Setup of try-indigo:
Design eth_rx, start of the top module:
module eth_rx (
    input wire i_clk,
    input wire i_reset,
    input wire [31:0] i_xver_rx_data,
    output logic [31:0] m00_axis_tdata,
    output logic [3:0] m00_axis_tkeep,
    output logic m00_axis_tvalid,
    output logic m00_axis_tlast,
    output logic m00_axis_tuser
);
    wire [31:0] rx_gearbox_data_out, rx_descrambled_data;
    wire [1:0] rx_header;
    wire rx_data_valid, rx_header_valid;
    wire rx_gearbox_slip;
    wire [31:0] rx_decoded_data;
    wire [3:0] rx_decoded_ctl;
    rx_gearbox #(.REGISTER_OUTPUT(1))
    u_rx_gearbox (
        .i_clk(i_clk),
        .i_reset(i_reset),
        .i_data(i_xver_rx_data),
        .i_slip(rx_gearbox_slip),
        .o_data(rx_gearbox_data_out),
        .o_header(rx_header),
        .o_data_valid(rx_data_valid),
        .o_header_valid(rx_header_valid)
    );
    lock_state u_lock_state(
        .i_clk(i_clk),
        .i_reset(i_reset),
        .i_header(rx_header),
        .i_valid(rx_header_valid),
        .o_slip(rx_gearbox_slip)
    );
    scrambler #(
        .DESCRAMBLE(1)
    ) u_descrambler(
        .i_clk(i_clk),
        .i_reset(i_reset),
        .i_init_done(!i_reset),
        .i_pause(!rx_data_valid),
        .i_data(rx_gearbox_data_out),
        .o_data(rx_descrambled_data)
    );
    decoder u_decoder(
        .i_reset(i_reset),
        .i_rxc(i_clk),
        .i_rxd(rx_descrambled_data),
        .i_rx_header(rx_header),
        .i_rx_data_valid(rx_data_valid),
        .i_rx_header_valid(rx_header_valid),
        .o_rxd(rx_decoded_data),
        .o_rxctl(rx_decoded_ctl)
    );
    wire [3:0] early_term_loc;
    generate for (genvar gi = 0; gi < 4; gi++) begin: l_early_term_loc
        assign early_term_loc[gi] = rx_data_valid && rx_decoded_data[gi*8 +: 8] == RS_TERM && rx_decoded_ctl[gi];
    end endgenerate
    logic [31:0] xgmii_rx_data;
    logic [3:0] xgmii_rx_ctl;
    logic phy_rx_valid;
    logic [3:0] term_loc;
    always_ff @(posedge i_clk)
  ...
Size: ~36000 um^2 of cells after synthesis.
==> flow/config.mk <==
export PLATFORM = sky130hd
export DESIGN_NAME = eth_rx
export DESIGN_NICKNAME = eth_rx
export VERILOG_FILES = /design/flow/design.v
export SDC_FILE = /design/flow/constraint.sdc
export NUM_CORES = 4
export LEC_CHECK = 0
export ABC_AREA = 1
export CAP_MARGIN = 35
export CELL_PAD_IN_SITES_DETAIL_PLACEMENT = 1
export CELL_PAD_IN_SITES_GLOBAL_PLACEMENT = 2
export CORE_ASPECT_RATIO = 0.81
export CORE_MARGIN = 2
export CORE_UTILIZATION = 29
export CTS_CLUSTER_DIAMETER = 215
export GPL_TIMING_DRIVEN = 1
export MAX_ROUTING_LAYER = met4
export SLEW_MARGIN = 20
==> flow/constraint.sdc <==
create_clock -name core_clock -period 6.5 [get_ports {i_clk}]
set_input_delay 1.3000 -clock core_clock [delete_from_list [all_inputs] [get_ports {i_clk}]]
set_output_delay 1.3000 -clock core_clock [all_outputs]
set_load 0.01 [all_outputs]
run.sh (not shown) runs the stock make flow with config.mk's settings and CLKGATE_MAP_FILE=.
Input changes introduced in try-juniper (baseline for comparison: try-indigo):
==> flow/config.mk <==
export PLATFORM = sky130hd
export DESIGN_NAME = eth_rx
export DESIGN_NICKNAME = eth_rx
export VERILOG_FILES = /design/flow/design.v
export SDC_FILE = /design/flow/constraint.sdc
export NUM_CORES = 4
export LEC_CHECK = 0
export CAP_MARGIN = 20
export CORE_MARGIN = 2
export CORE_UTILIZATION = 72
export CTS_CLUSTER_DIAMETER = 321
export CTS_CLUSTER_SIZE = 98
export SLEW_MARGIN = 20
==> flow/constraint.sdc <==
create_clock -name core_clock -period 4.5 [get_ports {i_clk}]
set_input_delay 0.9000 -clock core_clock [delete_from_list [all_inputs] [get_ports {i_clk}]]
set_output_delay 0.9000 -clock core_clock [all_outputs]
set_load 0.01 [all_outputs]
Results
Sort try-indigo and try-juniper by initial standard-cell utilization of the core, descending, and try-juniper comes first. Per the comparison of try-juniper with try-indigo, die extent in x decreased by about 40% relative to the old numbers; die size decreased by 74000 um^2 relative to the old numbers; total placed instance area increased by 7.4% relative to the old numbers; post-synthesis sequential area ratio decreased by 0.55 points relative to the old numbers. From try-indigo to try-juniper the numbers moved as follows: synthesis area per yosys grew by 840 um^2; share of flip-flops with an asynchronous set or reset after synthesis held steady. As the logs show, try-juniper stopped at 5_1_grt after a tool error, so it never reached the end of the flow.
## Diff of input files: try-garnet against try-juniper
--- a/flow/config.mk
+++ b/flow/config.mk
@@ -10,3 +10 @@
-export CORE_UTILIZATION = 72
-export CTS_CLUSTER_DIAMETER = 321
-export CTS_CLUSTER_SIZE = 98
+export CORE_UTILIZATION = 40
==> flow/constraint.sdc <==
create_clock -name core_clock -period 6.29 [get_ports {i_clk}]
set_input_delay 1.2580 -clock core_clock [delete_from_list [all_inputs] [get_ports {i_clk}]]
set_output_delay 1.2580 -clock core_clock [all_outputs]
set_load 0.01 [all_outputs]
try-garnet: done, clean on timing, DRC and antenna
try-garnet: number of rows in the core area higher than try-juniper
Summary of try-garnet over try-juniper: number of buffers added by the clock tree synthesis step now larger; core utilization at floorplan now smaller; count of H-tree levels built during CTS now larger.
STATUS core box area: try-garnet loses against try-juniper
try-garnet — number of post-CTS setup repair buffers 50 lower, try-juniper as reference
### try-garnet -> try-ember
--- a/flow/config.mk
+++ b/flow/config.mk
@@ -7,0 +8 @@
+export ABC_AREA = 1
@@ -8,0 +10 @@
+export CORE_ASPECT_RATIO = 0.5
@@ -10 +12,3 @@
-export CORE_UTILIZATION = 40
+export CORE_UTILIZATION = 72
+export CTS_CLUSTER_DIAMETER = 321
+export CTS_CLUSTER_SIZE = 98
@@ -11,0 +16 @@
+export TNS_END_PERCENT = 10
==> flow/constraint.sdc <==
create_clock -name core_clock -period 2.78 [get_ports {i_clk}]
set_input_delay 0.5560 -clock core_clock [delete_from_list [all_inputs] [get_ports {i_clk}]]
set_output_delay 0.5560 -clock core_clock [all_outputs]
set_load 0.01 [all_outputs]
--- outcome ---
Status(try-ember) = ERROR, stage = 5_1_grt
~same adder and majority cell fraction of the synthesized area in try-ember and try-garnet
Compared with try-garnet, in try-ember routability congestion estimate now sits higher, parity-gate share of the synthesized area counting xor and xnor cells now sits lower, cell count after placement now sits higher, cell row count now sits lower, multiplexer fraction of the synthesized cell area now sits lower.
Taking try-garnet as 1.0, try-ember lands at 1.15 on placed instance area.
try-ember vs try-garnet — total half-perimeter wirelength after legalization and detailed placement climbed by more than 10%
Lower die size goes to try-ember over try-garnet.
Area after synthesis ended up about 2.3% lower on try-ember than on try-garnet.
Comparing try-ember and try-garnet, number of H-tree levels is higher on try-garnet.
